File: config.mk
export PLATFORM = sky130hd
export DESIGN_NAME = pt100_temp
export DESIGN_NICKNAME = pt100_temp
export VERILOG_FILES = /design/flow/design.v
export SDC_FILE = /design/flow/constraint.sdc
export NUM_CORES = 4
export LEC_CHECK = 0
export CAP_MARGIN = 35
export CELL_PAD_IN_SITES_DETAIL_PLACEMENT = 1
export CELL_PAD_IN_SITES_GLOBAL_PLACEMENT = 3
export CORE_MARGIN = 3
export CORE_UTILIZATION = 38
export CTS_CLUSTER_SIZE = 29
export GPL_ROUTABILITY_DRIVEN = 1
export HOLD_SLACK_MARGIN = -0.0
export PLACE_DENSITY_LB_ADDON = 0.14
export SLEW_MARGIN = 40
export TNS_END_PERCENT = 65
File: constraint.sdc
create_clock -name core_clock -period 24.0 [get_ports {clk}]
set_input_delay 4.8000 -clock core_clock [delete_from_list [all_inputs] [get_ports {clk}]]
set_output_delay 4.8000 -clock core_clock [all_outputs]
set_load 0.01 [all_outputs]
File: design.v
`timescale 1ns / 1ps
module qtwosComp(
    input [N-2:0] a,
    output [2*N-1:0] b
    );
	reg [2*N-1:0] data;
	reg [2*N-1:0] flip;
	reg [2*N-1:0] out;
	parameter Q = 15;
	parameter N = 32;
	assign b = out;
	always @*
	begin
		data <= a;		 
	end
	always @*
	begin
		flip <= ~a;
	end
	always @*
	begin
		out <= flip + 1;
	end
endmodule
`timescale 1ns / 1ps
module qmult(
    input [N-1:0] a,
    input [N-1:0] b,
    output [N-1:0] c
    );
	wire [2*N-1:0] a_ext;
	wire [2*N-1:0] b_ext;
	wire [2*N-1:0] r_ext;
	reg [2*N-1:0] a_mult;
	reg [2*N-1:0] b_mult;
	reg [2*N-1:0] result;
	reg [N-1:0] retVal;
	parameter Q = 8;
	parameter N = 20;
	qtwosComp #(Q,N) comp_a (a[N-2:0], a_ext);
	qtwosComp #(Q,N) comp_b (b[N-2:0], b_ext);
	qtwosComp #(Q,N) comp_r (result[N-2+Q:Q], r_ext);
	assign c = retVal;
	always @*
	begin
		if(a[N-1] == 1)
			a_mult <= a_ext;
		else
			a_mult <= a;
		if(b[N-1] == 1)
			b_mult <= b_ext;
		else
			b_mult <= b;		
	end 
	always @*
	begin
		result <= a_mult * b_mult;
	end
	always @*
	begin		
		if((a[N-1] == 1 && b[N-1] == 0) || (a[N-1] == 0 && b[N-1] == 1)) begin
			retVal[N-1] <= 1;
			retVal[N-2:0] <= r_ext[N-2:0];
		end
		else begin
			retVal[N-1] <= 0;
			retVal[N-2:0] <= result[N-2+Q:Q];
		end
	end
endmodule
`timescale 1ns / 1ps
module qadd(
    input [N-1:0] a,
    input [N-1:0] b,
    output reg [N-1:0] c
    );
	parameter Q = 15;
	parameter N = 28;
reg [N-1:0] res;
always @* begin
    if ( res[N-2:0] == 0 )
        c = 0;
    else
        c = res;
end
always @*
begin
	if(a[N-1] == 1 && b[N-1] == 1) begin
		res[N-1] = 1;
		res[N-2:0] = a[N-2:0] + b[N-2:0];
	end
	else if(a[N-1] == 0 && b[N-1] == 0) begin
		res[N-1] = 0;
		res[N-2:0] = a[N-2:0] + b[N-2:0];
	end
	else if(a[N-1] == 0 && b[N-1] == 1) begin
		if(a[N-2:0] > b[N-2:0]) begin
			res[N-1] = 0;
			res[N-2:0] = a[N-2:0] - b[N-2:0];
		end
		else begin
			res[N-1] = 1;
		    res[N-2:0] = b[N-2:0] - a[N-2:0];
        end
	end
	else begin
        if(a[N-2:0] > b[N-2:0]) begin
            res[N-1] = 1;
            res[N-2:0] = a[N-2:0] - b[N-2:0];
        end
        else begin
            res[N-1] = 0;
            res[N-2:0] = b[N-2:0] - a[N-2:0];
        end
    end
end
endmodule
`timescale 1ns / 1ps
module negar(
    in,
    neg_in
    );
input logic [N-1:0] in;
output logic [N-1:0] neg_in;
parameter Q = 15;
parameter N = 28;    
logic [N-1:0] aux;
always_comb begin
    if ( in[N-1] == 1) begin
        neg_in[N-1] = 0; 
        neg_in[N-2:0] = in[N-2:0];
    end
    else begin
        neg_in[N-1] = 1;
        neg_in[N-2:0] = in[N-2:0];
    end
end
endmodule
`timescale 1ns / 1ps
module qdiv(
	input [N-1:0] dividend,
	input [N-1:0] divisor,
	input rst,
	input start,
	input clk,
	output reg [N-1:0] quotient_out,
	output complete
	);
	parameter Q = 8;
	parameter N = 20;
	reg [N-1:0] quotient;
	reg [N-1:0] dividend_copy;
	reg [2*(N-1)-1:0] divider_copy;
	reg [5:0] bitn; 
	reg done;
	always @* begin
	   if (dividend[N-2:0] == 0 )
	       quotient_out = 0;
       else
           quotient_out = quotient;
	end
	assign complete = done;
	always @( posedge clk ) 
	begin
		if( rst )
			done <= 1'b1;
		else if( done && start ) begin
			done <= 1'b0;
			bitn <= N+Q-2;
			quotient <= 0;
			dividend_copy <= {1'b0,dividend[N-2:0]};
			divider_copy[2*(N-1)-1] <= 0;
			divider_copy[2*(N-1)-2:N-2] <= divisor[N-2:0];
			divider_copy[N-3:0] <= 0;
			if((dividend[N-1] == 1 && divisor[N-1] == 0) || (dividend[N-1] == 0 && divisor[N-1] == 1))
				quotient[N-1] <= 1;
			else
				quotient[N-1] <= 0;
		end 
		else if(!done) begin
			if(dividend_copy >= divider_copy) begin
				dividend_copy <= dividend_copy - divider_copy;
				quotient[bitn] <= 1'b1;
			end
			divider_copy <= divider_copy >> 1;
			if(bitn == 0)
				done <= 1'b1;
			bitn <= bitn - 1;	
		end
	end
endmodule
`timescale 1ns / 1ps
module bits2temp1(
    clk,
    rst,
    start,
    yk,
    done,
    yT
    );
input wire clk;
input wire rst;
input wire start;
input wire [11:0] yk;
output reg done;
output reg [N-1:0] yT;
parameter Q = 15;
parameter N = 28;
localparam V = 163840;   
localparam inv_res_V = 40662109;  
localparam gain = 9863168;  
localparam c = 32932;  
localparam b = 6619300;   
localparam betha = 8511169;  
localparam dos = 65536;  
localparam S_IDLE = 3'd0;
localparam S_D1S  = 3'd1;
localparam S_D1W  = 3'd2;
localparam S_D2S  = 3'd3;
localparam S_D2W  = 3'd4;
localparam S_D3S  = 3'd5;
localparam S_D3W  = 3'd6;
reg [2:0] state;
reg [N-1:0] bits;
reg [N-1:0] Vg;
reg [N-1:0] gain_Vg;
wire st1 = (state == S_D1S);
wire st2 = (state == S_D2S);
wire st3 = (state == S_D3S);
wire done1, done2, done3;
wire [N-1:0] q_Vg;
qdiv #(Q,N) div_Vg (bits, inv_res_V, rst, st1, clk, q_Vg, done1);
wire [N-1:0] q_gain_Vg;
qdiv #(Q,N) div1 (gain, Vg, rst, st2, clk, q_gain_Vg, done2);
wire [N-1:0] V_gain_Vg;
qmult #(Q,N) mult1 (V, gain_Vg, V_gain_Vg);
wire [N-1:0] neg_V_gain_Vg;
negar #(Q,N) neg2 (V_gain_Vg,neg_V_gain_Vg);
wire [N-1:0] den;
qadd #(Q,N) sum1 ( neg_V_gain_Vg, c, den);
wire [N-1:0] num;
negar #(Q,N) neg1 (b,num);
wire [N-1:0]  aux1;
qdiv #(Q,N) div2 (num, den, rst, st3, clk, aux1, done3);
wire [N-1:0] t_o;
qmult #(Q,N) mult2 (betha, aux1, t_o);
always @(posedge clk) begin
    done <= 1'b0;
    if (rst) begin
        state <= S_IDLE;
    end
    else begin
        case (state)
        S_IDLE: if (start) begin
                    bits <= {1'b0, (yk == 0) ? 12'd1 : yk, {Q{1'b0}}};
                    state <= S_D1S;
                end
        S_D1S:  state <= S_D1W;
        S_D1W:  if (done1) begin
                    Vg <= q_Vg;
                    state <= S_D2S;
                end
        S_D2S:  state <= S_D2W;
        S_D2W:  if (done2) begin
                    gain_Vg <= q_gain_Vg;
                    state <= S_D3S;
                end
        S_D3S:  state <= S_D3W;
        S_D3W:  if (done3) begin
                    yT <= t_o;
                    done <= 1'b1;
                    state <= S_IDLE;
                end
        default: state <= S_IDLE;
        endcase
    end
end
endmodule
`timescale 1ns / 1ps
module lowpass_filter(
    clk,
    rst,
    start,
    yT,
    yT_filt
    );
input logic clk;
input logic rst;
input logic start;
input logic [N-1:0] yT;
output logic [N-1:0] yT_filt;
parameter Q = 15; 
parameter N = 28;
localparam offset = 0;
localparam neg_a1 = 64567; 
localparam a2 = 31813;
localparam a3 = 0; 
localparam a4 = 0;
localparam a5 = 0; 
localparam b0 = 4;
localparam b1 = 7;
localparam b2 = 4;
localparam b3 = 0;
localparam b4 = 0;
localparam b5 = 0;
logic [N-1:0] a1; 
negar #(Q,N) neg0 (neg_a1,a1);
logic [N-1:0] y0; 
logic [N-1:0] y1; 
logic [N-1:0] y2; 
logic [N-1:0] y3;
logic [N-1:0] y4; 
logic [N-1:0] y5;
logic [N-1:0] u1;  
logic [N-1:0] u2;  
logic [N-1:0] u3;  
logic [N-1:0] u4;  
logic [N-1:0] u5; 
always_ff @(posedge clk) begin
    if (rst) begin
        y5 <= 0;
        y4 <= 0;
        y3 <= 0;
        y2 <= 0;
        y1 <= 0;
        y0 <= 0;
        u5 <= 0;
        u4 <= 0;
        u3 <= 0;
        u2 <= 0;
        u1 <= 0;
    end
    else if (start) begin
        y5 <= y4;
        y4 <= y3;
        y3 <= y2;
        y2 <= y1; 
        y1 <= y0;
        y0 <= yT;
        u5 <= u4; 
        u4 <= u3; 
        u3 <= u2;
        u2 <= u1;
        u1 <=  u0 + offset;
    end
end
logic [N-1:0] yb0; 
qmult #(Q,N) multb0 (b0, y0, yb0);
logic [N-1:0] yb1; 
qmult #(Q,N) multb1 (b1, y1, yb1);
logic [N-1:0] yb2; 
qmult #(Q,N) multb2 (b2, y2, yb2);
logic [N-1:0] yb3; 
qmult #(Q,N) multb3 (b3, y3, yb3);
logic [N-1:0] yb4; 
qmult #(Q,N) multb4 (b4, y4, yb4);
logic [N-1:0] yb5; 
qmult #(Q,N) multb5 (b5, y5, yb5);
logic [N-1:0] auxb0;  
qadd #(Q,N) sumb0 (yb0, yb1, auxb0);
logic [N-1:0] auxb1;  
qadd #(Q,N) sumb1 (yb2, yb3, auxb1);
logic [N-1:0] auxb2;  
qadd #(Q,N) sumb2 (yb4, yb5, auxb2);
logic [N-1:0] auxb3;  
qadd #(Q,N) sumb3 (auxb0, auxb1, auxb3);
logic [N-1:0] yb;  
qadd #(Q,N) sumb (auxb2, auxb3, yb);
logic [N-1:0] ua1; 
qmult #(Q,N) multa1 (a1, u1, ua1);
logic [N-1:0] ua2; 
qmult #(Q,N) multa2 (a2, u2, ua2);
logic [N-1:0] ua3; 
qmult #(Q,N) multa3 (a3, u3, ua3);
logic [N-1:0] ua4; 
qmult #(Q,N) multa4 (a4, u4, ua4);
logic [N-1:0] ua5; 
qmult #(Q,N) multa5 (a5, u5, ua5);
logic [N-1:0] auxa1;  
qadd #(Q,N) suma1 (ua1, ua2, auxa1);
logic [N-1:0] auxa2;  
qadd #(Q,N) suma2 (ua3, ua4, auxa2);
logic [N-1:0] auxa3;  
qadd #(Q,N) suma3 (auxa1, auxa2, auxa3);
logic [N-1:0] ua;  
qadd #(Q,N) suma (auxa3, ua5, ua);
logic [N-1:0] ya; 
negar #(Q,N) nega (ua,ya);
logic [N-1:0] u0;  
qadd #(Q,N) sum_ab (yb, ya, u0);
always_ff @(posedge clk) begin
    yT_filt <= u0; 
end
endmodule
`timescale 1ns / 1ps
module pt100_temp (
    input  wire        clk,
    input  wire        rst,
    input  wire        in_valid,
    output wire        in_ready,
    input  wire [11:0] yk,
    output wire        out_valid,
    output wire [27:0] temp,
    output wire [27:0] temp_filt,
    output wire        alarm
    );
parameter Q = 15;
parameter N = 28;
localparam HT = 2457600;  
localparam T_IDLE = 2'd0;
localparam T_CONV = 2'd1;
localparam T_FILT = 2'd2;
localparam T_OUT  = 2'd3;
reg [1:0] tstate;
reg alarm_r;
wire conv_done;
wire [N-1:0] yT;
assign in_ready  = (tstate == T_IDLE);
assign out_valid = (tstate == T_OUT);
assign temp      = yT;
assign alarm     = alarm_r;
wire accept = in_valid && in_ready;
bits2temp1 #(Q,N) conv (
    .clk(clk), .rst(rst), .start(accept), .yk(yk), .done(conv_done), .yT(yT));
lowpass_filter #(Q,N) filt (
    .clk(clk), .rst(rst), .start(conv_done), .yT(yT), .yT_filt(temp_filt));
always @(posedge clk) begin
    if (conv_done)
        alarm_r <= (yT > HT);
end
always @(posedge clk) begin
    if (rst)
        tstate <= T_IDLE;
    else begin
        case (tstate)
        T_IDLE: if (accept) tstate <= T_CONV;
        T_CONV: if (conv_done) tstate <= T_FILT;
        T_FILT: tstate <= T_OUT;
        T_OUT:  tstate <= T_IDLE;
        endcase
    end
end
endmodule
File: run.sh
#!/bin/bash
# the make line also repeats each setting of config.mk as NAME=value (left out here)
make -C /OpenROAD-flow-scripts/flow DESIGN_CONFIG=/design/flow/config.mk WORK_HOME=/design/flow/orfs CLKGATE_MAP_FILE= finish
==> impl_metrics.toml, run 1 <==
# yosys + openroad results
[pwr]
seq_cell_power_w = 0.00118
switchingPower_w = 0.000677
p_seq_share_pct = 45.2
total_power_w = 0.00261
power.density_mw_per_mm2 = 28.9
clockPowerShare_pct = 46.8
power_leader = "the clock network"
pwr-share-comb_pct = 8.0
p_int_w = 0.00193
swShare_pct = 25.9
leakagePower_nw = 42.3
vdd_ir_drop_max_mv = 0.0603
pg_comb_w = 0.000210
pg_clk_w = 0.00122

[setup_path]
cp_common_cell = "o21ai_0"
reg2reg_slack_ps = 2550
cp-startpoint = "filt.u1[0]"
cp.depth = 79
rr_worst_depth = 79
arrival_ps = 22050
crit_family = "AND-OR/OR-AND gates"
crit_buf_inv = 4
cp-start-kind = "flip-flop"
critical_path_class = "flip-flop to flip-flop"
r2r-end = "filt.u1[27]"
crit_end = "filt.u1[27]"
cpMaxStageDelayCell = "or3_1"
slowest_delay_ps = 580
cp_max_fo = 23
cp.required_ps = 24590
rr_startpoint = "filt.u1[0]"
endpoint_kind = "flip-flop"

[yosys]
ys_warn_count = 25
ff_type = "edfxtp_1"
netlist_area_mm2 = 0.0835
yosys_area_mm2 = 0.0835
synth_flops = 628
ys_cells = 9671
top_cell_area_share_pct = 16.3
topCellsByArea = "ha_1 (16%), edfxtp_1 (16%), fa_1 (14%), inv_1 (6.4%), xnor2_1 (4.7%)"
ys_top_logic_family = "adder cells"
post-synth-top-count-cell = "inv_1"
syn_inst = 9671
synth-compound-area-share_pct = 15.1
ys_sh_xor_pct = 6.72
async_reset_ff_share_pct = 0
ys_seq_share_pct = 20.4
top_area_cell = "ha_1"
ys_types = 114
yosys.area_share.simple_pct = 15.8
ys_sh_mux_pct = 3.07
common_cells = "inv_1 (1422), ha_1 (1087), nor2_1 (893), a21oi_1 (605), fa_1 (603)"
synth-edff-count = 441
avgSynthCellArea_um2 = 8.63
adder_share_pct = 30.8

[global_routing]
grt_max_degree = 83
grt_pass1_vias = 72400
antenna_found_initial = 4
grtUsageTotal_pct = 23.6
overflow = 0
grt_pass1_wl_um = 424000

[cells_and_area]
area_growth_pct = 8.16
fillCellCount = 25600
logic_area_mm2 = 0.0601
nets = 11300
flop_area_mm2 = 0.0170

[routing]
final_antenna_net_count = 0
drcViolationCount = 0
firstDrtPassIters = 6
vias_per_cell = 5.43
vias = 68000
wl_per_cell_um = 21.4
routed_wl_um = 268000
drt_first_iter_violations = 3465

[clocking]
cts-buffers-inserted = 80
clk_pin_slew_worst_paths_ps = 80
cts_setup_buffers = 0
cts-root-buf = "clkbuf_16"
clk_path_buf_depth = 3
clkSinkCount = 628
clk_latency_ps = 750
cts.repair.resized = 0
cts_tree = "built"
htree_num_levels = 3
cts_hold_buf = 0

[final_timing]
holdWs_ps = 437
slew_headroom_pct = 33.0
rsz0062_at_grt = "no"
finalSetupViolCount = 0
finalClockSkew_ps = 92.8
worst_pin_slew_ps = 979
slew_viol_final = 0
finalSetupTns_ps = 0
hold_viol = 0
fin_ws_ps = 2550
fin_crit_sh_pct = 89.4
timing.fmax_ghz = 0.0466
min_period_ps = 21450

[outcome]
status = "complete, no violations"

[floorplan]
die_width_um = 475
rows = 171
fp_util_pct = 38.3
core_mm2 = 0.218
die_area_mm2 = 0.225
ios = 74
die_h_um = 475

[hold_path]
worstHoldPathCells = 1
hp-class = "flip-flop to flip-flop"
holdPathEnd = "tstate[3]"
hp-start = "tstate[1]"

[placement]
hpwl_um = 220000
pre_cts_ws_ps = 2500
numPortBuffers = 73
gp_congestion = 0.912

[job]
cap_violations = 0
warnings = 271
==> routing by layer <==
layer  wire [µm]  up-vias  global-route usage [%]
li1            -    32800                       -
met1      128000    34100                    32.8
met2      126000      839                    40.2
met3        7450      223                    1.97
met4        5620        2                    4.72
met5           8        -                       0
==> metrics by stage <==
stage                     std cells  util, %  area [µm²]
after detailed placement      12400     40.2       87500
after global routing          12500     41.4       90300
after CTS                     12500     41.4       90100
after global placement        12400     40.1       87300
after floorplan                9705        -       83600
final                         12500     41.4       90300
==> cell type report <==
type,instances,share of cell area (%)
Sequential cell,628,18.8
Clock inverter,40,0.491
Timing Repair Buffer,175,1.74
Antenna cell,4,0.0111
Tap cell,2854,3.96
Clock buffer,106,2.45
Multi-Input combinational cell,7294,66.6
Inverter,1427,5.93
==> run 2, diff against run 1 <==
- ABC_AREA: unset -> 0
- CAP_MARGIN: 35 -> 20
- CELL_PAD_IN_SITES_DETAIL_PLACEMENT: 1 -> 2
- CELL_PAD_IN_SITES_GLOBAL_PLACEMENT: 3 -> unset
- CORE_MARGIN: 3 -> 2
- CTS_CLUSTER_SIZE: 29 -> unset
- GPL_ROUTABILITY_DRIVEN: 1 -> 0
- GPL_TIMING_DRIVEN: unset -> 1
- HOLD_SLACK_MARGIN: -0.0 -> 0.28
- PLACE_DENSITY_LB_ADDON: 0.14 -> 0.06
- SLEW_MARGIN: 40 -> 10
- TNS_END_PERCENT: 65 -> 15
- clock period: 24.0 -> 13.7 ns (I/O delays scaled with it)
==> impl_metrics.toml, run 2 <==
# yosys + openroad results
[placement]
place_area_mm2 = 0.102
hpwl_um = 303000
numPortBuffers = 73

[cells_and_area]
nets = 13400
flop_area_mm2 = 0.0170
fillCellCount = 23300
area_growth_pct = 31.6
fin_area_mm2 = 0.110
logic_area_mm2 = 0.0635
post-route-util_pct = 50.1

[floorplan]
fp_util_pct = 38.1
ios = 74
rows = 172
die_area_mm2 = 0.223
die_h_um = 473
core_mm2 = 0.219
die_width_um = 473

[setup_path]
cp_common_cell = "buf_4"
critical_path_class = "flip-flop to flip-flop"
reg2reg_slack_ps = -9880
r2r-end = "filt.u1[27]"
crit_end = "filt.u1[27]"
cp.depth = 80
endpoint_kind = "flip-flop"
cpMaxStageDelayCell = "a2111oi_1"
crit_buf_inv = 17
cp_max_fo = 14
arrival_ps = 24240
cp-startpoint = "filt.y1[1]"
cp.required_ps = 14360
rr_startpoint = "filt.y1[1]"
crit_family = "AND-OR/OR-AND gates"
slowest_delay_ps = 1710
rr_worst_depth = 80
cp-start-kind = "flip-flop"

[global_routing]
grt_pass1_wl_um = 657000
grt_pass1_vias = 101000
grtUsageTotal_pct = 38.2
grt_max_degree = 86
antenna_found_initial = 73
overflow = 0

[pwr]
switchingPower_w = 0.00153
leakagePower_nw = 53.3
seq_cell_power_w = 0.00207
total_power_w = 0.00501
clockPowerShare_pct = 45.2
pwr-share-comb_pct = 13.5
pg_comb_w = 0.000679
vdd_ir_drop_max_mv = 0.112
p_seq_share_pct = 41.3
pg_clk_w = 0.00227
power_leader = "the clock network"
power.density_mw_per_mm2 = 45.7
p_int_w = 0.00348
swShare_pct = 30.5

[yosys]
ys_sh_mux_pct = 3.07
synth_flops = 628
top_area_cell = "ha_1"
ys_sh_xor_pct = 6.72
post-synth-top-count-cell = "inv_1"
synth-compound-area-share_pct = 15.1
syn_inst = 9671
ys_top_logic_family = "adder cells"
yosys.area_share.simple_pct = 15.8
synth-edff-count = 441
ys_cells = 9671
ys_warn_count = 25
ys_seq_share_pct = 20.4
topCellsByArea = "ha_1 (16%), edfxtp_1 (16%), fa_1 (14%), inv_1 (6.4%), xnor2_1 (4.7%)"
ff_type = "edfxtp_1"
top_cell_area_share_pct = 16.3
common_cells = "inv_1 (1422), ha_1 (1087), nor2_1 (893), a21oi_1 (605), fa_1 (603)"
netlist_area_mm2 = 0.0835
avgSynthCellArea_um2 = 8.63
ys_types = 114
adder_share_pct = 30.8
yosys_area_mm2 = 0.0835
async_reset_ff_share_pct = 0

[final_timing]
fin_crit_sh_pct = 172
hold_viol = 0
rsz0062_at_grt = "yes"
holdWs_ps = 460
slew_headroom_pct = -106
fin_ws_ps = -9880
slew_viol_final = 36
min_period_ps = 23580
timing.fmax_ghz = 0.0424
worst_pin_slew_ps = 3050
finalSetupViolCount = 54
finalClockSkew_ps = 131

[routing]
vias_per_cell = 6.67
final_antenna_net_count = 0
wl_per_cell_um = 39.2
firstDrtPassIters = 10
drcViolationCount = 0
vias = 98000
routed_wl_um = 577000
drt_first_iter_violations = 11500

[job]
cap_violations = 13
warnings = 276

[outcome]
status = "finished with violations"
violations = "capacitance limit, slew limit, setup timing"

[clocking]
cts_tree = "built"
htree_num_levels = 3
cts-buffers-inserted = 78
clk_path_buf_depth = 3
clk_pin_slew_worst_paths_ps = 60
cts-root-buf = "clkbuf_16"
clkSinkCount = 628
clk_latency_ps = 840

[hold_path]
hp-start = "conv.div1.quotient[14]"
hp-class = "flip-flop to flip-flop"
holdPathEnd = "conv.gain_Vg[14]"
worstHoldPathCells = 0
[run 2: cell type report]
class / count / share of cell area (%)
clock buffers: 111 / 1.99
well taps: 2871 / 3.27
clock inverters: 34 / 0.369
flip-flops and latches: 628 / 15.5
inverters: 1427 / 4.89
multi-input cells: 7294 / 57.9
repair buffers: 2266 / 16.0
diodes: 62 / 0.141
[run 2: timing repair]
item	4_1_cts	5_1_grt
endpoints found under the setup margin	54	54
buffers inserted	88	122
hold buffers	0	0
gates cloned	1	0
pin swaps	137	258
gates resized	268	414
[run 2: through the flow]
| stage | TNS, ps | std cells | setup WS (ps) |
|---|---|---|---|
| 6_report | -471100 | 14700 | -9880 |
| 5_1_grt | -442580 | 14700 | -9400 |
| 4_1_cts | -189580 | 14500 | -4250 |
| 3_5_place_dp | -256140 | 14300 | -5500 |
| 3_3_place_gp | -189070 | 14300 | -4170 |
| 2_1_floorplan | -111910 | 9705 | -2720 |
[run 2: per-layer routing]
metal  routed length, µm  global-route usage, %  vias up
li1                    -                      -    37100
met1              190000                   41.1    48500
met2              253000                   68.5     7770
met3               64200                   6.76     4546
met4               66700                   25.1       90
met5                2690                      0        -
==> run 3, diff against run 2 <==
- ABC_AREA: 0 -> unset
- CAP_MARGIN: 20 -> 35
- CELL_PAD_IN_SITES_DETAIL_PLACEMENT: 2 -> 1
- CELL_PAD_IN_SITES_GLOBAL_PLACEMENT: unset -> 1
- CORE_MARGIN: 2 -> 3
- CTS_CLUSTER_SIZE: unset -> 66
- GPL_ROUTABILITY_DRIVEN: 0 -> 1
- GPL_TIMING_DRIVEN: 1 -> unset
- HOLD_SLACK_MARGIN: 0.28 -> -0.0
- MAX_ROUTING_LAYER: unset -> met4
- PLACE_DENSITY_LB_ADDON: 0.06 -> 0.14
- SETUP_SLACK_MARGIN: unset -> 2.19
- SLEW_MARGIN: 10 -> 5
- TNS_END_PERCENT: 15 -> 65
- clock period: 13.7 -> 24.0 ns (I/O delays scaled with it)
==> impl_metrics.toml, run 3 <==
# yosys + openroad results
[setup_path]
endpoint_kind = "flip-flop"
crit_family = "simple AND/OR/NAND/NOR gates"
critical_path_class = "flip-flop to flip-flop"
cp.required_ps = 24580
arrival_ps = 20870
cp_common_cell = "o21ai_0"
cp-startpoint = "filt.u1[0]"
crit_buf_inv = 6
rr_startpoint = "filt.u1[0]"
rr_worst_depth = 82
crit_end = "filt.u1[27]"
cp_max_fo = 22
cp.depth = 82
slowest_delay_ps = 560
cp-start-kind = "flip-flop"
reg2reg_slack_ps = 3710
r2r-end = "filt.u1[27]"
cpMaxStageDelayCell = "or4_1"

[final_timing]
fin_crit_sh_pct = 84.5
worst_pin_slew_ps = 984
holdWs_ps = 385
finalSetupTns_ps = 0
finalClockSkew_ps = 73.0
hold_viol = 0
timing.fmax_ghz = 0.0493
finalSetupViolCount = 0
slew_headroom_pct = 33.9
min_period_ps = 20290
slew_viol_final = 0
rsz0062_at_grt = "no"

[clocking]
cts-root-buf = "clkbuf_16"
clk_path_buf_depth = 3
cts-buffers-inserted = 81
clk_pin_slew_worst_paths_ps = 60
clkSinkCount = 628
cts_tree = "built"
clk_latency_ps = 720
cts_hold_buf = 0
htree_num_levels = 3

[job]
cap_violations = 0
warnings = 271

[hold_path]
holdPathEnd = "conv.gain_Vg[9]"
hp-class = "flip-flop to flip-flop"
worstHoldPathCells = 0
hp-start = "conv.div1.quotient[9]"

[global_routing]
grt_max_degree = 86
grt_pass1_wl_um = 417000
overflow = 0
grtUsageTotal_pct = 23.8
antenna_found_initial = 3
grt_pass1_vias = 72500

[pwr]
p_int_w = 0.00200
pg_comb_w = 0.000218
pg_clk_w = 0.00130
seq_cell_power_w = 0.00118
p_seq_share_pct = 43.8
power_leader = "the clock network"
pwr-share-comb_pct = 8.1
total_power_w = 0.00270
leakagePower_nw = 42.4
vdd_ir_drop_max_mv = 0.0477
swShare_pct = 25.8
clockPowerShare_pct = 48.2
switchingPower_w = 0.000696
power.density_mw_per_mm2 = 29.8

[cells_and_area]
fillCellCount = 25500
area_growth_pct = 8.55
nets = 11300
post-route-util_pct = 41.6
logic_area_mm2 = 0.0601
fin_cells = 12600
flop_area_mm2 = 0.0170

[floorplan]
rows = 171
die_h_um = 475
core_mm2 = 0.218
ios = 74
die_area_mm2 = 0.225
die_width_um = 475
fp_util_pct = 38.3

[yosys]
ys_cells = 9671
synth-compound-area-share_pct = 15.1
async_reset_ff_share_pct = 0
yosys.area_share.simple_pct = 15.8
syn_inst = 9671
topCellsByArea = "ha_1 (16%), edfxtp_1 (16%), fa_1 (14%), inv_1 (6.4%), xnor2_1 (4.7%)"
top_cell_area_share_pct = 16.3
ys_top_logic_family = "adder cells"
post-synth-top-count-cell = "inv_1"
avgSynthCellArea_um2 = 8.63
top_area_cell = "ha_1"
ys_types = 114
ys_sh_mux_pct = 3.07
yosys_area_mm2 = 0.0835
ys_sh_xor_pct = 6.72
ff_type = "edfxtp_1"
ys_warn_count = 25
adder_share_pct = 30.8
netlist_area_mm2 = 0.0835
synth_flops = 628
synth-edff-count = 441
common_cells = "inv_1 (1422), ha_1 (1087), nor2_1 (893), a21oi_1 (605), fa_1 (603)"
ys_seq_share_pct = 20.4

[outcome]
status = "complete, no violations"

[placement]
gp_congestion = 0.926
dpl.cell_count = 12400
hpwl_um = 215000
numPortBuffers = 73

[routing]
firstDrtPassIters = 5
vias = 68200
vias_per_cell = 5.43
wl_per_cell_um = 20.8
final_antenna_net_count = 0
drcViolationCount = 0
routed_wl_um = 261000
drt_first_iter_violations = 3537
## run 3: cell type report
| type | instances | share of cell area (%) |
|---|---|---|
| timing repair buffer | 199 | 1.91 |
| tap | 2854 | 3.94 |
| clock buffer | 105 | 2.41 |
| inverter | 1427 | 5.91 |
| antenna | 1 | 0.00276 |
| clock inverter | 47 | 0.721 |
| sequential | 628 | 18.8 |
| multi-input combinational | 7294 | 66.3 |
## run 3: stage by stage
step	instance area, µm²	worst slack (ps)
floorplan	83600	5320
global placement	87300	2820
detailed placement	87500	2390
CTS	90300	2250
global route	90600	2210
finish	90600	3710
## run 3: timing repair
action,in CTS,in global routing
endpoints found under the setup margin,0,54
setup buffers,0,14
gates resized,0,31
## run 3: routing by layer
metal	share of wire (%)	global-route usage, %	vias to the layer above
met2	48	39.7	874
met1	47	31.3	34200
li1	-	-	32900
met4	2.8	6.30	0
met5	0	-	-
met3	2.5	1.69	267
==> run 4, diff against run 3 <==
- CTS_CLUSTER_SIZE: 66 -> 29
- SETUP_SLACK_MARGIN: 2.19 -> 2.46
- SLEW_MARGIN: 5 -> 40
==> impl_metrics.toml, run 4 <==
# yosys + openroad results
[outcome]
status = "complete, no violations"

[setup_path]
reg2reg_slack_ps = 3780
rr_startpoint = "filt.u2[2]"
critical_path_class = "flip-flop to flip-flop"
r2r-end = "filt.u1[27]"
rr_worst_depth = 74
crit_family = "AND-OR/OR-AND gates"
cp-start-kind = "flip-flop"
crit_buf_inv = 10
cp.depth = 74
cp_max_fo = 17
cp_common_cell = "inv_1"
arrival_ps = 20800
endpoint_kind = "flip-flop"
cp.required_ps = 24580
cp-startpoint = "filt.u2[2]"
cpMaxStageDelayCell = "or4_1"
crit_end = "filt.u1[27]"
slowest_delay_ps = 590

[yosys]
avgSynthCellArea_um2 = 8.63
post-synth-top-count-cell = "inv_1"
top_area_cell = "ha_1"
ys_top_logic_family = "adder cells"
synth-edff-count = 441
ys_warn_count = 25
yosys_area_mm2 = 0.0835
common_cells = "inv_1 (1422), ha_1 (1087), nor2_1 (893), a21oi_1 (605), fa_1 (603)"
ys_sh_xor_pct = 6.72
adder_share_pct = 30.8
syn_inst = 9671
ys_cells = 9671
async_reset_ff_share_pct = 0
synth_flops = 628
ys_sh_mux_pct = 3.07
netlist_area_mm2 = 0.0835
synth-compound-area-share_pct = 15.1
ys_seq_share_pct = 20.4
topCellsByArea = "ha_1 (16%), edfxtp_1 (16%), fa_1 (14%), inv_1 (6.4%), xnor2_1 (4.7%)"
yosys.area_share.simple_pct = 15.8
top_cell_area_share_pct = 16.3
ys_types = 114
ff_type = "edfxtp_1"

[floorplan]
fp_util_pct = 38.3
rows = 171
ios = 74
die_h_um = 475
die_area_mm2 = 0.225
core_mm2 = 0.218
die_width_um = 475

[global_routing]
grt_max_degree = 86
antenna_found_initial = 3
overflow = 0
grt_pass1_vias = 72500
grt_pass1_wl_um = 418000
grtUsageTotal_pct = 23.8

[clocking]
clk_pin_slew_worst_paths_ps = 60
cts_tree = "built"
cts_hold_buf = 0
clk_latency_ps = 720
clk_path_buf_depth = 3
cts-root-buf = "clkbuf_16"
clkSinkCount = 628
htree_num_levels = 3
cts-buffers-inserted = 81

[cells_and_area]
fin_cells = 12500
nets = 11300
post-route-util_pct = 41.6
area_growth_pct = 8.69

[routing]
firstDrtPassIters = 6
final_antenna_net_count = 0
vias_per_cell = 5.44
vias = 68200
wl_per_cell_um = 20.9
drt_first_iter_violations = 3490
routed_wl_um = 262000
drcViolationCount = 0

[final_timing]
rsz0062_at_grt = "no"
finalSetupTns_ps = 0
fin_crit_sh_pct = 84.3
min_period_ps = 20220
worst_pin_slew_ps = 913
slew_headroom_pct = 39.1
hold_viol = 0
slew_viol_final = 0
timing.fmax_ghz = 0.0494
finalClockSkew_ps = 64.9
finalSetupViolCount = 0

[hold_path]
hp-start = "conv.div1.quotient[9]"
hp-class = "flip-flop to flip-flop"
holdPathEnd = "conv.gain_Vg[9]"
worstHoldPathCells = 0

[pwr]
clockPowerShare_pct = 47.9
total_power_w = 0.00268
leakagePower_nw = 42.5
p_int_w = 0.00199
pg_comb_w = 0.000216
switchingPower_w = 0.000689
power.density_mw_per_mm2 = 29.5
pg_clk_w = 0.00128
swShare_pct = 25.7
p_seq_share_pct = 44.0
power_leader = "the clock network"
pwr-share-comb_pct = 8.1
vdd_ir_drop_max_mv = 0.0485
seq_cell_power_w = 0.00118

[placement]
dpl.cell_count = 12400
gp_congestion = 0.926
hpwl_um = 216000
numPortBuffers = 73

[job]
warnings = 271
cap_violations = 0
-- run 4: cell type report --
type                    instances  area (µm²)
repair buffers                189        1670
fillers                     25600      127000
well taps                    2854        3570
flip-flops and latches        628       17000
diodes                          3        7.51
clock buffers                 105        2160
inverters                    1427        5360
multi-input cells            7294       60300
clock inverters                47         648
-- run 4: layer usage --
metal	GRT usage [%]	share of wire, %
met2	39.9	48
met1	31.3	47
met3	1.79	2.8
met5	-	0
met4	6.02	2.7
-- run 4: metrics by stage --
stage	setup slack (ps)	hold slack [ps]	cell area [µm²]
final	3780	392	90700
after global routing	2360	412	90700
after CTS	2510	387	90400
after detailed placement	2440	439	87600
after global placement	2820	431	87300
after floorplan	5320	414	83600
-- run 4: timing repair --
item	in CTS	in global routing
setup endpoints to repair	2	54
setup buffers	0	13
gates resized	3	30
pin swaps	0	3
==> run 5, diff against run 4 <==
- CAP_MARGIN: 35 -> 20
- CELL_PAD_IN_SITES_DETAIL_PLACEMENT: 1 -> unset
- CELL_PAD_IN_SITES_GLOBAL_PLACEMENT: 1 -> unset
- CORE_MARGIN: 3 -> 2
- CORE_UTILIZATION: 38 -> 72
- CTS_CLUSTER_DIAMETER: unset -> 29
- CTS_CLUSTER_SIZE: 29 -> 61
- HOLD_SLACK_MARGIN: -0.0 -> unset
- MAX_ROUTING_LAYER: met4 -> unset
- MIN_ROUTING_LAYER: unset -> met1
- PLACE_DENSITY_LB_ADDON: 0.14 -> 0.02
- SETUP_SLACK_MARGIN: 2.46 -> 2.28
- SLEW_MARGIN: 40 -> 35
- TNS_END_PERCENT: 65 -> 5
- clock period: 24.0 -> 7.74 ns (I/O delays scaled with it)
==> impl_metrics.toml, run 5 <==
# flow metrics
[yosys]
synth-edff-count = 441
topCellsByArea = "ha_1 (16%), edfxtp_1 (16%), fa_1 (14%), inv_1 (6.4%), xnor2_1 (4.7%)"
top_cell_area_share_pct = 16.3
netlist_area_mm2 = 0.0835
post-synth-top-count-cell = "inv_1"
synth-compound-area-share_pct = 15.1
adder_share_pct = 30.8
ys_types = 114
ys_sh_xor_pct = 6.72
syn_inst = 9671
ff_type = "edfxtp_1"
ys_sh_mux_pct = 3.07
avgSynthCellArea_um2 = 8.63
async_reset_ff_share_pct = 0
ys_warn_count = 25
ys_seq_share_pct = 20.4
yosys.area_share.simple_pct = 15.8
ys_cells = 9671
yosys_area_mm2 = 0.0835
common_cells = "inv_1 (1422), ha_1 (1087), nor2_1 (893), a21oi_1 (605), fa_1 (603)"
synth_flops = 628
top_area_cell = "ha_1"
ys_top_logic_family = "adder cells"

[floorplan]
die_area_mm2 = 0.119
core_mm2 = 0.115
fp_util_pct = 72.8
die_width_um = 344
ios = 74
rows = 124
die_h_um = 344

[placement]
hpwl_um = 251000
numPortBuffers = 73
gp_congestion = 1.13
place_area_mm2 = 0.103

[outcome]
status = "did not finish"
firstError = "[ERROR DPL-0033] detailed placement checks failed during check placement."
lastStage = "clock tree synthesis (4_1_cts)"
-- run 5: through the flow --
step / setup WS [ps] / instances
global placement: -9450 / 13300
detailed placement: -10510 / 13300
floorplan: -8680 / 9705
==> run 6, diff against run 5 <==
- CORE_ASPECT_RATIO: unset -> 0.71
- CORE_UTILIZATION: 72 -> 71
- PLACE_DENSITY_LB_ADDON: 0.02 -> unset
- SETUP_SLACK_MARGIN: 2.28 -> 1.21
- clock period: 7.74 -> 4.68 ns (I/O delays scaled with it)
==> impl_metrics.toml, run 6 <==
# flow metrics
[outcome]
status = "did not finish"
lastStage = "clock tree synthesis (4_1_cts)"
firstError = "[ERROR DPL-0033] detailed placement checks failed during check placement."

[yosys]
ys_cells = 9671
ff_type = "edfxtp_1"
topCellsByArea = "ha_1 (16%), edfxtp_1 (16%), fa_1 (14%), inv_1 (6.4%), xnor2_1 (4.7%)"
ys_warn_count = 25
synth-edff-count = 441
top_area_cell = "ha_1"
synth_flops = 628
yosys_area_mm2 = 0.0835
ys_seq_share_pct = 20.4
ys_sh_xor_pct = 6.72
post-synth-top-count-cell = "inv_1"
avgSynthCellArea_um2 = 8.63
adder_share_pct = 30.8
ys_sh_mux_pct = 3.07
common_cells = "inv_1 (1422), ha_1 (1087), nor2_1 (893), a21oi_1 (605), fa_1 (603)"
syn_inst = 9671
synth-compound-area-share_pct = 15.1
netlist_area_mm2 = 0.0835
async_reset_ff_share_pct = 0
yosys.area_share.simple_pct = 15.8
top_cell_area_share_pct = 16.3
ys_types = 114
ys_top_logic_family = "adder cells"

[placement]
hpwl_um = 269000
place_area_mm2 = 0.105
pre_cts_ws_ps = -13240
gp_congestion = 1.10
numPortBuffers = 73

[floorplan]
die_width_um = 411
die_h_um = 293
die_area_mm2 = 0.120
rows = 105
core_mm2 = 0.116
ios = 74
fp_util_pct = 71.9
==> run 6: through the flow <==
step / hold slack, ps / instances / util [%]
after detailed placement: 429 / 13600 / 90.9
after floorplan: 414 / 9705 / -
after global placement: 430 / 13600 / 90.8
==> run 7, diff against run 6 <==
- ABC_AREA: unset -> 1
- CORE_ASPECT_RATIO: 0.71 -> unset
- CORE_UTILIZATION: 71 -> 70
- CTS_CLUSTER_DIAMETER: 29 -> 210
- CTS_CLUSTER_SIZE: 61 -> 13
- GPL_ROUTABILITY_DRIVEN: 1 -> unset
- MIN_ROUTING_LAYER: met1 -> unset
- PLACE_DENSITY: unset -> 0.6
- SETUP_SLACK_MARGIN: 1.21 -> 2.22
- SLEW_MARGIN: 35 -> 20
- TNS_END_PERCENT: 5 -> unset
- clock period: 4.68 -> 15.9 ns (I/O delays scaled with it)
==> impl_metrics.toml, run 7 <==
# flow metrics
[yosys]
synth-compound-area-share_pct = 10.9
async_reset_ff_share_pct = 0
adder_share_pct = 29.4
ys_types = 70
post-synth-top-count-cell = "nand2_1"
ys_sh_mux_pct = 0.115
avgSynthCellArea_um2 = 7.33
ys_warn_count = 25
ys_cells = 11900
ys_seq_share_pct = 19.5
synth_flops = 628
syn_inst = 11900
ff_type = "edfxtp_1"
synth-edff-count = 441
ys_sh_xor_pct = 6.07
netlist_area_mm2 = 0.0872
common_cells = "nand2_1 (2410), inv_1 (2362), ha_1 (1087), nor2_1 (1048), a21oi_1 (782)"
yosys.area_share.simple_pct = 22.4
topCellsByArea = "ha_1 (16%), edfxtp_1 (15%), fa_1 (14%), nand2_1 (10%), inv_1 (10%)"
top_area_cell = "ha_1"
yosys_area_mm2 = 0.0872
ys_top_logic_family = "adder cells"
top_cell_area_share_pct = 15.6

[placement]
hpwl_um = 235000
gp_congestion = 1.11
numPortBuffers = 73

[floorplan]
die_width_um = 357
ios = 74
core_mm2 = 0.124
rows = 129
die_area_mm2 = 0.127
fp_util_pct = 70.6
die_h_um = 357

[clocking]
cts-buffers-inserted = 54
cts-root-buf = "clkbuf_16"
clkSinkCount = 628
htree_num_levels = 2
clk_path_buf_depth = 3

[global_routing]
grtUsageTotal_pct = 63.1
overflow = 20

[outcome]
firstError = "[ERROR GRT-0232] Routing congestion too high. Check the congestion heatmap in the GUI."
lastStage = "global routing (5_1_grt)"
status = "did not finish"
run 7: per-layer routing:
metal,track usage [%],GRT overflow
met3,41.1,1
met1,67.1,2
met5,22.6,0
met2,84.3,11
met4,52.9,6
run 7: metrics by stage:
step / setup slack, ps / power, W / cell area [µm²] / instances / setup TNS [ps]
CTS: 1140 / 0.00391 / 97200 / 14000 / 0
global placement: -295 / 0.00257 / 91500 / 13700 / -861
detailed placement: -648 / 0.00258 / 91500 / 13700 / -10350
floorplan: 2160 / 0.00226 / 87700 / 11900 / 0
run 7: timing repair:
| item | in CTS |
|---|---|
| pin swaps | 254 |
| setup buffers | 245 |
| resized | 455 |
| cloned | 10 |
| endpoints found under the setup margin | 54 |
| hold buffers | 0 |
==> run 8, diff against run 7 <==
- ABC_AREA: 1 -> unset
- CORE_UTILIZATION: 70 -> 72
- CTS_CLUSTER_DIAMETER: 210 -> 29
- CTS_CLUSTER_SIZE: 13 -> 10
- GPL_ROUTABILITY_DRIVEN: unset -> 1
- MIN_ROUTING_LAYER: unset -> met1
- PLACE_DENSITY: 0.6 -> unset
- SETUP_SLACK_MARGIN: 2.22 -> -0.41
- SLEW_MARGIN: 20 -> 35
- TNS_END_PERCENT: unset -> 5
- clock period: 15.9 -> 7.43 ns (I/O delays scaled with it)
==> impl_metrics.toml, run 8 <==
# flow metrics
[outcome]
status = "did not finish"
lastStage = "global routing (5_1_grt)"
firstError = "[ERROR GRT-0116] Global routing finished with congestion. Check the congestion regions in the DRC Viewer."

[yosys]
yosys_area_mm2 = 0.0835
async_reset_ff_share_pct = 0
ys_warn_count = 25
ys_types = 114
synth_flops = 628
yosys.area_share.simple_pct = 15.8
adder_share_pct = 30.8
ys_seq_share_pct = 20.4
post-synth-top-count-cell = "inv_1"
synth-compound-area-share_pct = 15.1
synth-edff-count = 441
common_cells = "inv_1 (1422), ha_1 (1087), nor2_1 (893), a21oi_1 (605), fa_1 (603)"
topCellsByArea = "ha_1 (16%), edfxtp_1 (16%), fa_1 (14%), inv_1 (6.4%), xnor2_1 (4.7%)"
top_cell_area_share_pct = 16.3
syn_inst = 9671
ff_type = "edfxtp_1"
ys_top_logic_family = "adder cells"
netlist_area_mm2 = 0.0835
ys_sh_mux_pct = 3.07
ys_sh_xor_pct = 6.72
top_area_cell = "ha_1"
avgSynthCellArea_um2 = 8.63
ys_cells = 9671

[clocking]
cts_hold_buf = 0
clk_path_buf_depth = 3
clkSinkCount = 628
cts-root-buf = "clkbuf_16"
cts-buffers-inserted = 121
htree_num_levels = 3

[placement]
numPortBuffers = 73
dpl.cell_count = 13400
pre_cts_ws_ps = -10550
gp_congestion = 1.13
place_area_mm2 = 0.104
hpwl_um = 257000

[floorplan]
die_area_mm2 = 0.119
die_width_um = 344
fp_util_pct = 72.8
ios = 74
core_mm2 = 0.115
die_h_um = 344
rows = 124

[global_routing]
overflow = 7069
grtUsageTotal_pct = 99.1
## run 8: per-stage QoR
stage,TNS (ps),util (%)
detailed placement,-597290,90.6
CTS,-586430,95.9
global placement,-527700,90.6
floorplan,-690150,-
## run 8: routing by layer
metal  GRT usage (%)  overflow
met2             118      4755
met3            85.0       231
met4             110      1797
met1            90.3       265
met5            65.3        21
## run 8: what timing repair did
item	in CTS
buffers inserted	67
gates cloned	2
pin swaps	110
gates resized	280
setup endpoints to repair	107
==> run 9, diff against run 8 <==
- CAP_MARGIN: 20 -> 0
- CELL_PAD_IN_SITES_DETAIL_PLACEMENT: unset -> 1
- CORE_ASPECT_RATIO: unset -> 1.63
- CORE_MARGIN: 2 -> 10
- CORE_UTILIZATION: 72 -> 15
- CTS_CLUSTER_DIAMETER: 29 -> 120
- CTS_CLUSTER_SIZE: 10 -> 25
- HOLD_SLACK_MARGIN: unset -> 0.14
- MIN_ROUTING_LAYER: met1 -> met2
- PLACE_DENSITY_LB_ADDON: unset -> 0.26
- SETUP_SLACK_MARGIN: -0.41 -> 4.27
- SLEW_MARGIN: 35 -> 30
- TNS_END_PERCENT: 5 -> 100
- clock period: 7.43 -> 14.7 ns (I/O delays scaled with it)
==> impl_metrics.toml, run 9 <==
# yosys + openroad results
[outcome]
status = "finished with violations"
violations = "setup timing"

[clocking]
htree_num_levels = 2
clkSinkCount = 628
cts-root-buf = "clkbuf_16"
cts-buffers-inserted = 44
clk_latency_ps = 770
clk_path_buf_depth = 3
clk_pin_slew_worst_paths_ps = 100
cts_hold_buf = 0
cts_tree = "built"

[yosys]
yosys.area_share.simple_pct = 15.8
ys_warn_count = 25
synth-edff-count = 441
ys_types = 114
adder_share_pct = 30.8
ys_sh_xor_pct = 6.72
avgSynthCellArea_um2 = 8.63
async_reset_ff_share_pct = 0
ys_cells = 9671
post-synth-top-count-cell = "inv_1"
ys_sh_mux_pct = 3.07
top_area_cell = "ha_1"
ys_seq_share_pct = 20.4
synth-compound-area-share_pct = 15.1
topCellsByArea = "ha_1 (16%), edfxtp_1 (16%), fa_1 (14%), inv_1 (6.4%), xnor2_1 (4.7%)"
ff_type = "edfxtp_1"
ys_top_logic_family = "adder cells"
top_cell_area_share_pct = 16.3
yosys_area_mm2 = 0.0835
syn_inst = 9671
common_cells = "inv_1 (1422), ha_1 (1087), nor2_1 (893), a21oi_1 (605), fa_1 (603)"
netlist_area_mm2 = 0.0835
synth_flops = 628

[cells_and_area]
post-route-util_pct = 20.6
nets = 13400
area_growth_pct = 36.8
fin_area_mm2 = 0.114
fin_cells = 19200

[placement]
gp_congestion = 0.979
dpl.cell_count = 18900
hpwl_um = 295000
numPortBuffers = 73
place_area_mm2 = 0.109

[hold_path]
holdPathEnd = "conv.gain_Vg[23]"
worstHoldPathCells = 0
hp-start = "conv.div1.quotient[23]"
hp-class = "flip-flop to flip-flop"

[setup_path]
cp.required_ps = 15300
rr_worst_depth = 78
cp-startpoint = "filt.u2[5]"
r2r-end = "filt.u1[27]"
crit_buf_inv = 14
cp_max_fo = 7
slowest_delay_ps = 550
cpMaxStageDelayCell = "fa_1"
critical_path_class = "flip-flop to flip-flop"
rr_startpoint = "filt.u2[5]"
cp.depth = 78
arrival_ps = 18560
cp-start-kind = "flip-flop"
crit_family = "simple AND/OR/NAND/NOR gates"
endpoint_kind = "flip-flop"
reg2reg_slack_ps = -3260
crit_end = "filt.u1[27]"

[routing]
vias_per_cell = 5.56
wl_per_cell_um = 19.3
drt_first_iter_violations = 15100
routed_wl_um = 370000
drcViolationCount = 0
vias = 107000
firstDrtPassIters = 9
final_antenna_net_count = 0

[floorplan]
die_h_um = 972
core_mm2 = 0.554
die_area_mm2 = 0.588
die_width_um = 604
rows = 349
fp_util_pct = 15.1
ios = 74

[global_routing]
grt_pass1_vias = 123000
grt.met3_usage_pct = 20.9
antenna_found_initial = 3
top_usage_layer = "met2"
overflow = 0
met1_usage_pct = 0
grt_pass1_wl_um = 543000
grtUsageTotal_pct = 18.6
gr-usage-met2_pct = 26.2
grt_max_degree = 68

[final_timing]
fin_ws_ps = -3260
finalClockSkew_ps = 69.1
slew_viol_final = 0
finalSetupViolCount = 54
holdWs_ps = 458
hold_viol = 0
slew_headroom_pct = 34.4
min_period_ps = 17960
rsz0062_at_grt = "yes"
finalSetupTns_ps = -151340
timing.fmax_ghz = 0.0557
fin_crit_sh_pct = 122
worst_pin_slew_ps = 977

[pwr]
p_seq_share_pct = 47.8
switchingPower_w = 0.00121
clockPowerShare_pct = 37.8
pg_comb_w = 0.000580
seq_cell_power_w = 0.00193
power_leader = "registers"
p_int_w = 0.00282
vdd_ir_drop_max_mv = 0.0917
swShare_pct = 30.1
pg_clk_w = 0.00152
pwr-share-comb_pct = 14.4
power.density_mw_per_mm2 = 35.3
leakagePower_nw = 53.4

[job]
warnings = 275
cap_violations = 0
run 9: area by class of cell:
| type | count | area (µm²) |
|---|---|---|
| timing repair buffer | 2345 | 18700 |
| sequential | 628 | 17000 |
| tap | 7371 | 9220 |
| inverter | 1427 | 5360 |
| multi-input combinational | 7294 | 62100 |
| antenna | 14 | 35.0 |
| fill | 65400 | 440000 |
| clock inverter | 27 | 541 |
| clock buffer | 54 | 1140 |
run 9: layer usage:
layer  up-vias  wire length (µm)
met1     38100                 0
met2     29400            216000
li1      36800                 -
met3      2140            124000
met4        56             26300
met5         -              2990
run 9: what timing repair did:
item / in CTS / in global routing
buffers inserted: 89 / 68
cloned: 5 / 0
resized: 248 / 221
endpoints found under the setup margin: 57 / 62
pin swaps: 110 / 121
run 9: per-stage QoR:
stage          power (W)  setup slack, ps
6_report         0.00403            -3260
5_1_grt          0.00419            -3980
4_1_cts          0.00403            -3040
3_5_place_dp     0.00244            -3990
3_3_place_gp     0.00244            -3830
2_1_floorplan    0.00219            -1720
==> run 10, diff against run 9 <==
- ABC_AREA: unset -> 1
- CAP_MARGIN: 0 -> 20
- CELL_PAD_IN_SITES_DETAIL_PLACEMENT: 1 -> unset
- CORE_ASPECT_RATIO: 1.63 -> unset
- CORE_MARGIN: 10 -> 7
- CORE_UTILIZATION: 15 -> 52
- CTS_CLUSTER_DIAMETER: 120 -> 170
- CTS_CLUSTER_SIZE: 25 -> unset
- HOLD_SLACK_MARGIN: 0.14 -> unset
- MIN_ROUTING_LAYER: met2 -> met1
- PLACE_DENSITY_LB_ADDON: 0.26 -> 0.18
- SETUP_SLACK_MARGIN: 4.27 -> 0.26
- SLEW_MARGIN: 30 -> 35
- TNS_END_PERCENT: 100 -> unset
==> impl_metrics.toml, run 10 <==
# yosys + openroad results
[final_timing]
min_period_ps = 15140
finalSetupViolCount = 37
hold_viol = 0
finalClockSkew_ps = 45.4
worst_pin_slew_ps = 966
slew_viol_final = 0
timing.fmax_ghz = 0.0660
finalSetupTns_ps = -5470
rsz0062_at_grt = "yes"
slew_headroom_pct = 35.4
holdWs_ps = 411
fin_ws_ps = -441
fin_crit_sh_pct = 103

[yosys]
ys_cells = 11900
synth_flops = 628
ys_sh_mux_pct = 0.115
async_reset_ff_share_pct = 0
ys_warn_count = 25
adder_share_pct = 29.4
post-synth-top-count-cell = "nand2_1"
ys_sh_xor_pct = 6.07
yosys_area_mm2 = 0.0872
ys_types = 70
netlist_area_mm2 = 0.0872
avgSynthCellArea_um2 = 7.33
synth-compound-area-share_pct = 10.9
top_cell_area_share_pct = 15.6
ff_type = "edfxtp_1"
ys_seq_share_pct = 19.5
top_area_cell = "ha_1"
syn_inst = 11900
ys_top_logic_family = "adder cells"
topCellsByArea = "ha_1 (16%), edfxtp_1 (15%), fa_1 (14%), nand2_1 (10%), inv_1 (10%)"
synth-edff-count = 441
yosys.area_share.simple_pct = 22.4
common_cells = "nand2_1 (2410), inv_1 (2362), ha_1 (1087), nor2_1 (1048), a21oi_1 (782)"

[cells_and_area]
area_growth_pct = 26.3
post-route-util_pct = 66.0
nets = 15400

[setup_path]
rr_worst_depth = 104
crit_family = "simple AND/OR/NAND/NOR gates"
endpoint_kind = "flip-flop"
cp-start-kind = "flip-flop"
cp-startpoint = "filt.u1[0]"
cpMaxStageDelayCell = "fa_1"
r2r-end = "filt.u1[27]"
cp_max_fo = 6
crit_end = "filt.u1[27]"
cp.required_ps = 15330
critical_path_class = "flip-flop to flip-flop"
crit_buf_inv = 19
cp.depth = 104
rr_startpoint = "filt.u1[0]"
reg2reg_slack_ps = -440
arrival_ps = 15770
slowest_delay_ps = 600

[routing]
vias = 85000
final_antenna_net_count = 0
vias_per_cell = 5.32
drcViolationCount = 0
drt_first_iter_violations = 6407
routed_wl_um = 296000
firstDrtPassIters = 9
wl_per_cell_um = 18.5

[pwr]
pg_clk_w = 0.00194
p_seq_share_pct = 38.4
power.density_mw_per_mm2 = 46.6
pwr-share-comb_pct = 23.8
pg_comb_w = 0.00122
power_leader = "registers"
vdd_ir_drop_max_mv = 0.0925
leakagePower_nw = 59.0
seq_cell_power_w = 0.00197
swShare_pct = 30.2
p_int_w = 0.00358
switchingPower_w = 0.00155
clockPowerShare_pct = 37.9

[job]
cap_violations = 0
warnings = 276

[hold_path]
hp-class = "flip-flop to flip-flop"
worstHoldPathCells = 2
holdPathEnd = "tstate[3]"
hp-start = "tstate[1]"

[floorplan]
fp_util_pct = 52.3
die_area_mm2 = 0.179
ios = 74
die_width_um = 424
die_h_um = 424
core_mm2 = 0.167
rows = 150

[clocking]
clk_pin_slew_worst_paths_ps = 70
cts_tree = "built"
cts-buffers-inserted = 76
htree_num_levels = 3
clkSinkCount = 628
cts_hold_buf = 0
clk_latency_ps = 730
clk_path_buf_depth = 3
cts-root-buf = "clkbuf_16"

[outcome]
violations = "setup timing"
status = "finished with violations"

[global_routing]
overflow = 0
grt_max_degree = 103
antenna_found_initial = 7
grtUsageTotal_pct = 31.6
grt_pass1_wl_um = 456000
grt_pass1_vias = 84600

[placement]
numPortBuffers = 73
gp_congestion = 1.01
hpwl_um = 244000
[run 10: area by class of cell]
class                           count  area (µm²)
Tap cell                         2204        2760
Inverter                         2414        9100
Clock buffer                       93        1990
Fill cell                       14300       56700
Timing Repair Buffer             1953       15700
Antenna cell                        2        5.00
Clock inverter                     48         582
Sequential cell                   628       17000
Timing Repair inverter              1        11.3
Multi-Input combinational cell   8648       63100
[run 10: routing by layer]
metal / up-vias / track usage (%) / wire, µm
li1: 41400 / - / -
met1: 40500 / 41.6 / 128000
met2: 2496 / 53.8 / 139000
met3: 575 / 3.83 / 17000
met4: 4 / 11.2 / 12600
met5: - / 0 / 27
[run 10: repair_timing]
item | 4_1_cts | 5_1_grt
gates cloned | 5 | 4
pin swaps | 149 | 202
setup endpoints to repair | 54 | 54
endpoints found under the hold margin | 0 | 0
resized | 327 | 444
setup buffers | 134 | 51
[run 10: stage by stage]
| stage | power [W] | instance area, µm² | setup slack, ps | cells |
|---|---|---|---|---|
| after CTS | 0.00501 | 108000 | 30.2 | 15900 |
| after detailed placement | 0.00298 | 103000 | -1370 | 15700 |
| after global placement | 0.00298 | 103000 | -1020 | 15700 |
| final | 0.00513 | 110000 | -441 | 16000 |
| after global routing | 0.00530 | 110000 | -1250 | 16000 |
| after floorplan | 0.00244 | 87400 | 280 | 11900 |
==> run 11, diff against run 10 <==
- ABC_AREA: 1 -> unset
- CORE_MARGIN: 7 -> 2
- CORE_UTILIZATION: 52 -> 72
- CTS_CLUSTER_DIAMETER: 170 -> 317
- CTS_CLUSTER_SIZE: unset -> 61
- PLACE_DENSITY_LB_ADDON: 0.18 -> unset
- clock period: 14.7 -> 4.68 ns (I/O delays scaled with it)
==> impl_metrics.toml, run 11 <==
# flow metrics
[outcome]
status = "did not finish"
lastStage = "global routing (5_1_grt)"
firstError = "[ERROR GRT-0116] Global routing finished with congestion. Check the congestion regions in the DRC Viewer."

[placement]
numPortBuffers = 73
gp_congestion = 1.19
pre_cts_ws_ps = -13390
hpwl_um = 258000
dpl.cell_count = 13500

[yosys]
async_reset_ff_share_pct = 0
ys_sh_mux_pct = 3.07
top_area_cell = "ha_1"
synth-edff-count = 441
synth-compound-area-share_pct = 15.1
common_cells = "inv_1 (1422), ha_1 (1087), nor2_1 (893), a21oi_1 (605), fa_1 (603)"
syn_inst = 9671
adder_share_pct = 30.8
ys_types = 114
avgSynthCellArea_um2 = 8.63
ys_top_logic_family = "adder cells"
ys_sh_xor_pct = 6.72
top_cell_area_share_pct = 16.3
yosys_area_mm2 = 0.0835
ys_seq_share_pct = 20.4
post-synth-top-count-cell = "inv_1"
ys_cells = 9671
synth_flops = 628
ff_type = "edfxtp_1"
yosys.area_share.simple_pct = 15.8
ys_warn_count = 25
netlist_area_mm2 = 0.0835
topCellsByArea = "ha_1 (16%), edfxtp_1 (16%), fa_1 (14%), inv_1 (6.4%), xnor2_1 (4.7%)"

[clocking]
clk_path_buf_depth = 3
cts-buffers-inserted = 14
htree_num_levels = 1
cts-root-buf = "clkbuf_16"
clkSinkCount = 628

[floorplan]
die_area_mm2 = 0.119
die_h_um = 344
rows = 124
die_width_um = 344
fp_util_pct = 72.8
core_mm2 = 0.115
ios = 74

[global_routing]
overflow = 4963
grtUsageTotal_pct = 96.1
-- run 11: timing repair --
action                     4_1_cts
gates cloned                     3
hold buffers                     0
gates resized                  539
setup endpoints to repair      305
setup buffers                  168
pin swaps                      237
-- run 11: per-stage QoR --
step / instance area [µm²] / TNS (ps) / power, W
2_1_floorplan: 85200 / -866020 / 0.00689
3_3_place_gp: 106000 / -840730 / 0.00749
3_5_place_dp: 106000 / -1035810 / 0.00757
4_1_cts: 110000 / -976740 / 0.00992
-- run 11: layer usage --
layer | global-route usage [%] | overflow
met1 | 89.9 | 136
met5 | 68.3 | 19
met4 | 103 | 1344
met3 | 84.6 | 175
met2 | 112 | 3289
==> run 12, diff against run 11 <==
- ABC_AREA: unset -> 1
- CORE_UTILIZATION: 72 -> 40
- CTS_CLUSTER_DIAMETER: 317 -> unset
- CTS_CLUSTER_SIZE: 61 -> unset
- GPL_ROUTABILITY_DRIVEN: 1 -> 0
- GPL_TIMING_DRIVEN: unset -> 1
- HOLD_SLACK_MARGIN: unset -> 0.28
- MIN_ROUTING_LAYER: met1 -> unset
- PLACE_DENSITY_LB_ADDON: unset -> 0.06
- SETUP_SLACK_MARGIN: 0.26 -> unset
- SLEW_MARGIN: 35 -> 10
- TNS_END_PERCENT: unset -> 15
- clock period: 4.68 -> 13.7 ns (I/O delays scaled with it)
==> impl_metrics.toml, run 12 <==
# yosys + openroad results
[final_timing]
hold_viol = 0
slew_viol_final = 0
worst_pin_slew_ps = 906
timing.fmax_ghz = 0.0676
rsz0062_at_grt = "yes"
fin_crit_sh_pct = 108
finalClockSkew_ps = 61.6
finalSetupViolCount = 54
min_period_ps = 14800
slew_headroom_pct = 39.2
fin_ws_ps = -1100

[setup_path]
crit_family = "simple AND/OR/NAND/NOR gates"
r2r-end = "filt.u1[27]"
cp.required_ps = 14310
cp.depth = 104
crit_end = "filt.u1[27]"
arrival_ps = 15410
endpoint_kind = "flip-flop"
cp_max_fo = 7
cp_common_cell = "nand2_1"
cp-start-kind = "flip-flop"
critical_path_class = "flip-flop to flip-flop"
rr_startpoint = "filt.u1[2]"
cp-startpoint = "filt.u1[2]"
slowest_delay_ps = 540
rr_worst_depth = 104
reg2reg_slack_ps = -1100
cpMaxStageDelayCell = "fa_1"
crit_buf_inv = 24

[global_routing]
overflow = 0
antenna_found_initial = 6
grt_max_degree = 88
grt_pass1_wl_um = 460000
grtUsageTotal_pct = 25.9
grt_pass1_vias = 84900

[floorplan]
rows = 171
die_h_um = 471
core_mm2 = 0.217
ios = 74
fp_util_pct = 40.2
die_width_um = 471
die_area_mm2 = 0.222

[yosys]
synth_flops = 628
async_reset_ff_share_pct = 0
topCellsByArea = "ha_1 (16%), edfxtp_1 (15%), fa_1 (14%), nand2_1 (10%), inv_1 (10%)"
synth-edff-count = 441
ys_cells = 11900
ys_top_logic_family = "adder cells"
top_cell_area_share_pct = 15.6
ys_sh_mux_pct = 0.115
yosys.area_share.simple_pct = 22.4
netlist_area_mm2 = 0.0872
syn_inst = 11900
top_area_cell = "ha_1"
ys_seq_share_pct = 19.5
ys_types = 70
adder_share_pct = 29.4
synth-compound-area-share_pct = 10.9
common_cells = "nand2_1 (2410), inv_1 (2362), ha_1 (1087), nor2_1 (1048), a21oi_1 (782)"
yosys_area_mm2 = 0.0872
ff_type = "edfxtp_1"
post-synth-top-count-cell = "nand2_1"
avgSynthCellArea_um2 = 7.33
ys_warn_count = 25
ys_sh_xor_pct = 6.07

[routing]
final_antenna_net_count = 0
vias = 84100
vias_per_cell = 4.96
wl_per_cell_um = 17.0
firstDrtPassIters = 8
routed_wl_um = 289000
drcViolationCount = 0
drt_first_iter_violations = 5837

[cells_and_area]
fin_area_mm2 = 0.112
fin_cells = 17000
area_growth_pct = 28.4
nets = 15700
post-route-util_pct = 51.6

[hold_path]
worstHoldPathCells = 2
hp-start = "tstate[1]"
holdPathEnd = "tstate[3]"
hp-class = "flip-flop to flip-flop"

[pwr]
clockPowerShare_pct = 39.7
pg_clk_w = 0.00211
seq_cell_power_w = 0.00211
switchingPower_w = 0.00156
p_seq_share_pct = 39.7
power.density_mw_per_mm2 = 47.4
swShare_pct = 29.3
vdd_ir_drop_max_mv = 0.0987
leakagePower_nw = 60.2
pwr-share-comb_pct = 20.6
pg_comb_w = 0.00109
power_leader = "registers"
p_int_w = 0.00375
total_power_w = 0.00531

[placement]
pre_cts_ws_ps = -1810
hpwl_um = 243000
numPortBuffers = 73
dpl.cell_count = 16700
place_area_mm2 = 0.107

[outcome]
status = "finished with violations"
violations = "setup timing"

[clocking]
cts_tree = "built"
clk_pin_slew_worst_paths_ps = 60
clk_path_buf_depth = 3
cts-buffers-inserted = 77
htree_num_levels = 3
clk_latency_ps = 740
cts_hold_buf = 0
clkSinkCount = 628
cts-root-buf = "clkbuf_16"

[job]
cap_violations = 0
warnings = 274
==> run 12: final cells by class <==
class	instances	area (µm²)
fillers	21300	105000
repair buffers	2267	17600
multi-input cells	8648	62200
repair inverters	1	8.76
inverters	2414	9090
clock buffers	100	2120
diodes	2	5.00
clock inverters	42	472
well taps	2854	3570
flip-flops and latches	628	17000
==> run 12: what timing repair did <==
action,4_1_cts,5_1_grt
gates resized,306,133
cloned,4,1
pin swaps,136,98
buffers inserted,100,22
endpoints found under the setup margin,54,54
==> run 12: through the flow <==
step / setup TNS (ps) / hold slack (ps)
6_report: -37840 / 426
5_1_grt: -87900 / 441
4_1_cts: -21930 / 426
3_5_place_dp: -72170 / 406
3_3_place_gp: -62520 / 405
2_1_floorplan: -42.5 / 388
==> run 12: layer usage <==
layer / up-vias / share of wire, % / wire, µm / GRT usage, %
met5: - / 0.0094 / 27 / 0
met4: 4 / 2.6 / 7480 / 6.25
met3: 346 / 4.1 / 11800 / 2.05
met2: 1768 / 46 / 134000 / 43.6
met1: 39900 / 47 / 135000 / 35.8
li1: 42100 / - / - / -
Power and IR drop assume default switching activity.
